Setup of run 1:
==> flow/design.v (excerpt) <==
module aoc_solver_top #(
    parameter WIDTH    = 32,
    parameter HEIGHT   = 32,
    parameter LOG_SIZE = 10
) (
    input         clear,
    input         clock,
    input  [31:0] reg_wdata,
    input         reg_write_strobe,
    input  [3:0]  reg_addr,
    output [31:0] reg_rdata
);
Settings: LEC_CHECK=0, CAP_MARGIN=20, CELL_PAD_IN_SITES_DETAIL_PLACEMENT=0, CORE_MARGIN=2, CORE_UTILIZATION=72, CTS_CLUSTER_SIZE=14, HOLD_SLACK_MARGIN=0.09, PLACE_DENSITY=0.61, SETUP_SLACK_MARGIN=-0.21, SLEW_MARGIN=30; clock period 3.04 ns.
run.sh (not shown) runs the stock make flow with config.mk's settings and CLKGATE_MAP_FILE=.
Nothing crashed in run 1 and all stages finished; the problem is that the final layout failed, the offending checks being setup timing.
Edits applied to the flow inputs when going from run 1 to run 2:
Settings: a change of SLEW_MARGIN from 30 to 20; a deleted CTS_CLUSTER_SIZE that had been 14; a deleted HOLD_SLACK_MARGIN that had been 0.09; a change of CORE_UTILIZATION from 72 to 40; a deleted CELL_PAD_IN_SITES_DETAIL_PLACEMENT that had been 0; a deleted PLACE_DENSITY that had been 0.61; a deleted SETUP_SLACK_MARGIN that had been -0.21; a change of the clock period (ns, I/O delays scaled along) from 3.04 to 5.0.
[summary]
Run 2 closes out successfully: all stages finished, all timing, DRC and antenna checks passed.
Going from run 1 to run 2, area occupied by multi-input gates held steady, register fraction of the total cell area moved down, count of cell instances traversed by the critical path fell 12, cell count went up 1087, final-report setup violation count now sits lower.
In run 2, the global-route wire length before repair came out about 0.34% below the value in run 1.
Re logic depth of the worst register-to-register path: run 1 was higher than run 2.
Input changes introduced in run 3 (baseline for comparison: run 2):
Settings: SETUP_SLACK_MARGIN newly set to 0.67; CORE_UTILIZATION changed from 40 to 70; CTS_CLUSTER_SIZE newly set to 33; the clock period (ns, I/O delays scaled along) changed from 5.0 to 2.89.
Results
Run 2 → run 3: met2 wire length went up, clock power went up.
Run 2 has lower number of stages on the worst setup path than run 3.
Run 3 completed end to end; final checks failed (setup timing).
Number of antenna violations at the first check in global routing was lower in run 3 than in run 2.
Compared with run 2, run 3 improves worst slew margin relative to its limit.
Worst setup slack deteriorates in run 3 relative to run 2.
On placement-stage worst setup slack, run 3 does worse than run 2.
In run 3, the aggregate global-route resource usage came out 17 points above the value in run 2.
Run 2 -> run 3: area after synthesis delta 0, exact match
Diff run 2 -> run 3: first-pass GRT wire length shows an increase of 13%; floorplan utilization went up 30 points.
Input changes introduced in run 4 (baseline for comparison: run 3):
Settings: an added CORE_ASPECT_RATIO of 0.71; an added PLACE_DENSITY of 0.63; a change of CORE_UTILIZATION from 70 to 72; a change of SETUP_SLACK_MARGIN from 0.67 to 0.7; a deleted CTS_CLUSTER_SIZE that had been 33; an added CTS_CLUSTER_DIAMETER of 147; a change of the clock period (ns, I/O delays scaled along) from 2.89 to 4.9.
[summary]
Comparing run 4 and run 3, average wire per standard cell is higher on run 3. Max worst-path maximum fanout across run 4 and run 3: run 4. Looking at number of fill cells in the layout, run 4 sits above run 3. Run 4 completed every stage of the flow, and the final layout passed the timing, DRC and antenna checks. Cmp run 4 vs run 3: fraction of met3 tracks used by global routing higher in run 4. Run 4: tightest hold margin 250 ps above run 3. Number of cells on the critical path: run 4 and run 3 compared, lower one is run 4. Leakage component of the power shrinks by more than 10% when moving from run 3 to run 4. Looking at met1 track demand over resource in global routing across run 4 and run 3, the one that comes out lower is run 4. [run 4] post-layout minimum cycle time rose 230 ps relative to run 3.


aoc_solver_top again, from the RTL that the note above started with.
make LEC_CHECK=0 ABC_AREA=0 CAP_MARGIN=25 CELL_PAD_IN_SITES_DETAIL_PLACEMENT=2 CELL_PAD_IN_SITES_GLOBAL_PLACEMENT=0 CORE_ASPECT_RATIO=0.5 CORE_MARGIN=10 CORE_UTILIZATION=26 MIN_ROUTING_LAYER=met2 PLACE_DENSITY_LB_ADDON=0.03 SETUP_SLACK_MARGIN=-0.2 SLEW_MARGIN=20 TNS_END_PERCENT=80 finish   # period 5.0 ns
The baseline completed without violations.
Change:
- ABC_AREA: 0 -> default
- CAP_MARGIN: 25 -> 20
- CELL_PAD_IN_SITES_DETAIL_PLACEMENT: 2 -> default
- CELL_PAD_IN_SITES_GLOBAL_PLACEMENT: 0 -> 2
- CORE_ASPECT_RATIO: 0.5 -> 1.53
- CORE_MARGIN: 10 -> 8
- CORE_UTILIZATION: 26 -> 43
- CTS_CLUSTER_SIZE: default -> 31
- GPL_ROUTABILITY_DRIVEN: default -> 0
- HOLD_SLACK_MARGIN: default -> 0.16
- MAX_ROUTING_LAYER: default -> met4
- MIN_ROUTING_LAYER: met2 -> default
- PLACE_DENSITY_LB_ADDON: 0.03 -> default
- SETUP_SLACK_MARGIN: -0.2 -> 1.11
- SLEW_MARGIN: 20 -> 30
- TNS_END_PERCENT: 80 -> 65
What happened:
- critical path depth went down by 3
- count of clock-buffer cells in the layout goes down by 23
- total power drops by a few percent
- final area shrinks by a few percent
- fmax grows by roughly a tenth
- sequential share of layout area goes up by 1.7 points
- worst hold slack improved by 59 ps
- core utilization went up by 18 points
- first-iteration DRC count is lower by well over a third
Change:
- CELL_PAD_IN_SITES_GLOBAL_PLACEMENT: 2 -> default
- CORE_ASPECT_RATIO: 1.53 -> default
- CORE_MARGIN: 8 -> 2
- CORE_UTILIZATION: 43 -> 40
- CTS_CLUSTER_SIZE: 31 -> default
- GPL_ROUTABILITY_DRIVEN: 0 -> default
- HOLD_SLACK_MARGIN: 0.16 -> default
- MAX_ROUTING_LAYER: met4 -> default
- SETUP_SLACK_MARGIN: 1.11 -> default
- SLEW_MARGIN: 30 -> 20
- TNS_END_PERCENT: 65 -> default
- clock period: 5.0 -> 4.0 ns (I/O delays scaled with it)
The new run passed the timing, DRC and antenna checks.
Worst setup slack gets worse by 940 ps.
Clock power went up by 29%.
Register-to-register slack gets worse by 970 ps.
Sequential share of layout area is lower by 0.76 points.
Worst hold slack got worse by 5.9 ps.


Setup of run A:
The RTL this note starts from:
==> flow/design.v <==
module aoc_solver_top #(
    parameter WIDTH    = 32,
    parameter HEIGHT   = 32,
    parameter LOG_SIZE = 10
) (
    input         clear,
    input         clock,
    input  [31:0] reg_wdata,
    input         reg_write_strobe,
    input  [3:0]  reg_addr,
    output [31:0] reg_rdata
);
    localparam LATENCY = WIDTH + 5;
    localparam CELLS   = WIDTH * HEIGHT;
    localparam [2:0] S_START    = 3'd0;
    localparam [2:0] S_LOAD     = 3'd1;
    localparam [2:0] S_PROCESS  = 3'd2;
    localparam [2:0] S_CHECK    = 3'd3;
    localparam [2:0] S_FINISHED = 3'd4;
    reg  [LOG_SIZE-1:0] ram_write_addr;
    wire ram_write_en = reg_write_strobe & (reg_addr == 4'd3);
    wire start        = reg_write_strobe & (reg_addr == 4'd0) & reg_wdata[0];
    always @(posedge clock)
        if (clear)
            ram_write_addr <= {LOG_SIZE{1'b0}};
        else if (reg_write_strobe & (reg_addr == 4'd2))
            ram_write_addr <= reg_wdata[LOG_SIZE-1:0];
    reg [2:0]          state;
    reg [LOG_SIZE-1:0] x_count, y_count, read_addr;
    reg [15:0]         total_removed;
    reg                has_changed;
    wire in_load      = (state == S_LOAD);
    wire in_process   = (state == S_PROCESS);
    wire enable_shift = in_load | in_process;
    reg mem [0:(1<<LOG_SIZE)-1];
    reg rd_q0, rd_q1, rd_q2;
    always @(posedge clock)
        if (clear) begin
            rd_q0 <= 1'b0;
            rd_q1 <= 1'b0;
            rd_q2 <= 1'b0;
        end else begin
            rd_q0 <= mem[read_addr];
            rd_q1 <= rd_q0;
            rd_q2 <= rd_q1;
        end
    wire row0 = rd_q2;
    reg [WIDTH-1:0] line1, line2;
    wire row1 = line1[WIDTH-1];
    wire row2 = line2[WIDTH-1];
    reg r0c1, r0c2, r1c1, r1c2, r2c1, r2c2;
    always @(posedge clock)
        if (clear) begin
            line1 <= {WIDTH{1'b0}};
            line2 <= {WIDTH{1'b0}};
            {r0c1, r0c2, r1c1, r1c2, r2c1, r2c2} <= 6'd0;
        end else if (enable_shift) begin
            line1 <= {line1[WIDTH-2:0], row0};
            line2 <= {line2[WIDTH-2:0], row1};
            r0c1 <= row0; r0c2 <= r0c1;
            r1c1 <= row1; r1c2 <= r1c1;
            r2c1 <= row2; r2c2 <= r2c1;
        end
    reg [LOG_SIZE-1:0] cur_x_pipe [0:LATENCY-2];
    reg [LOG_SIZE-1:0] cur_y_pipe [0:LATENCY-2];
    reg [LOG_SIZE-1:0] waddr_pipe [0:LATENCY-1];
    integer i;
    always @(posedge clock)
        if (clear) begin
            for (i = 0; i < LATENCY - 1; i = i + 1) begin
                cur_x_pipe[i] <= {LOG_SIZE{1'b0}};
                cur_y_pipe[i] <= {LOG_SIZE{1'b0}};
            end
            for (i = 0; i < LATENCY; i = i + 1)
                waddr_pipe[i] <= {LOG_SIZE{1'b0}};
        end else begin
            cur_x_pipe[0] <= x_count;
            cur_y_pipe[0] <= y_count;
            for (i = 1; i < LATENCY - 1; i = i + 1) begin
                cur_x_pipe[i] <= cur_x_pipe[i-1];
                cur_y_pipe[i] <= cur_y_pipe[i-1];
            end
            waddr_pipe[0] <= read_addr;
            for (i = 1; i < LATENCY; i = i + 1)
                waddr_pipe[i] <= waddr_pipe[i-1];
        end
    wire [LOG_SIZE-1:0] cur_x      = cur_x_pipe[LATENCY-2];
    wire [LOG_SIZE-1:0] cur_y      = cur_y_pipe[LATENCY-2];
    wire [LOG_SIZE-1:0] write_addr = waddr_pipe[LATENCY-1];
    wire is_left   = (cur_x == 0);
    wire is_right  = (cur_x == WIDTH - 1);
    wire is_top    = (cur_y == 0);
    wire is_bottom = (cur_y == HEIGHT - 1);
    wire n_ul = r2c2 & ~(is_top | is_left);
    wire n_u  = r2c1 & ~is_top;
    wire n_ur = row2 & ~(is_top | is_right);
    wire n_l  = r1c2 & ~is_left;
    wire n_r  = row1 & ~is_right;
    wire n_dl = r0c2 & ~(is_bottom | is_left);
    wire n_d  = r0c1 & ~is_bottom;
    wire n_dr = row0 & ~(is_bottom | is_right);
    wire [3:0] count_now = n_ul + n_u + n_ur + n_l + n_r + n_dl + n_d + n_dr;
    reg [3:0] neighbours_count;
    reg       center_delayed;
    always @(posedge clock)
        if (clear) begin
            neighbours_count <= 4'd0;
            center_delayed   <= 1'b0;
        end else if (enable_shift) begin
            neighbours_count <= count_now;
            center_delayed   <= r1c1;
        end
    wire remove    = in_process & center_delayed & (neighbours_count < 4'd4);
    wire advancing = in_load | (in_process & (read_addr < CELLS));
    wire                mem_we    = ram_write_en | remove;
    wire [LOG_SIZE-1:0] mem_waddr = remove ? write_addr : ram_write_addr;
    wire                mem_wdata = remove ? 1'b0 : reg_wdata[0];
    always @(posedge clock)
        if (mem_we)
            mem[mem_waddr] <= mem_wdata;
    always @(posedge clock)
        if (clear) begin
            state         <= S_START;
            x_count       <= {LOG_SIZE{1'b0}};
            y_count       <= {LOG_SIZE{1'b0}};
            read_addr     <= {LOG_SIZE{1'b0}};
            total_removed <= 16'd0;
            has_changed   <= 1'b0;
        end else begin
            if (advancing) begin
                read_addr <= read_addr + 1'b1;
                if (x_count == WIDTH - 1) begin
                    x_count <= {LOG_SIZE{1'b0}};
                    y_count <= y_count + 1'b1;
                end else
                    x_count <= x_count + 1'b1;
            end
            case (state)
                S_START:
                    if (start) begin
                        total_removed <= 16'd0;
                        read_addr     <= {LOG_SIZE{1'b0}};
                        x_count       <= {LOG_SIZE{1'b0}};
                        y_count       <= {LOG_SIZE{1'b0}};
                        has_changed   <= 1'b0;
                        state         <= S_LOAD;
                    end
                S_LOAD:
                    if (read_addr == LATENCY - 1)
                        state <= S_PROCESS;
                S_PROCESS: begin
                    if (remove) begin
                        has_changed   <= 1'b1;
                        total_removed <= total_removed + 16'd1;
                    end
                    if (write_addr == CELLS - 1)
                        state <= S_CHECK;
                end
                S_CHECK:
                    if (has_changed) begin
                        has_changed <= 1'b0;
                        read_addr   <= {LOG_SIZE{1'b0}};
                        x_count     <= {LOG_SIZE{1'b0}};
                        y_count     <= {LOG_SIZE{1'b0}};
                        state       <= S_LOAD;
                    end else
                        state <= S_FINISHED;
                default: ;
            endcase
        end
    wire done = (state == S_FINISHED);
    assign reg_rdata = (reg_addr == 4'd1) ? {total_removed, 15'd0, done} : 32'd0;
endmodule
Settings: LEC_CHECK=0, CAP_MARGIN=20, CORE_MARGIN=2, CORE_UTILIZATION=67, CTS_CLUSTER_SIZE=14, SLEW_MARGIN=20; clock period 3.09 ns.
Finished, but not clean: run A, with negative setup slack.
For run B, these inputs were changed with respect to run A:
Settings: swapping 67 for 40 in CORE_UTILIZATION; swapping 20 for 10 in CAP_MARGIN; clearing CTS_CLUSTER_SIZE, which used to be 14; putting CORE_ASPECT_RATIO at 0.63 where nothing was set; putting ABC_AREA at 1 where nothing was set; swapping 3.09 for 5.0 in the clock period (ns, I/O delays scaled along).
Notes after the runs:
Run B: PASS, flow complete, no timing, DRC or antenna violations. Run A → run B: layout-stage area growth over the synthesis result saw a decrease; setup slack saw an increase. On portion of the clock cycle consumed by the worst path in the final layout, the lower figure sits with run B, not run A. NOTE internal power run A->run B decreased by more than a quarter.
[inputs] run C vs run B
Settings: swapping 40 for 26 in CORE_UTILIZATION; swapping 1 for 0 in ABC_AREA; swapping 10 for 30 in CAP_MARGIN.
Findings:
| depth of the worst hold-timing path | run C vs run B | 1 lower |
Run C vs run B, critical path endpoint: neighbours_count[2] vs reg_rdata[27]
Comparing run B against run C, there is no change at all in count of hold-fix buffers inserted at cts.
Well tap count: run C vs run B up 47%
Measured against each other, run B and run C differ in time the worst path needs with I/O delays and setup, the lower figure coming from run B.
Power and IR drop assume default switching activity.
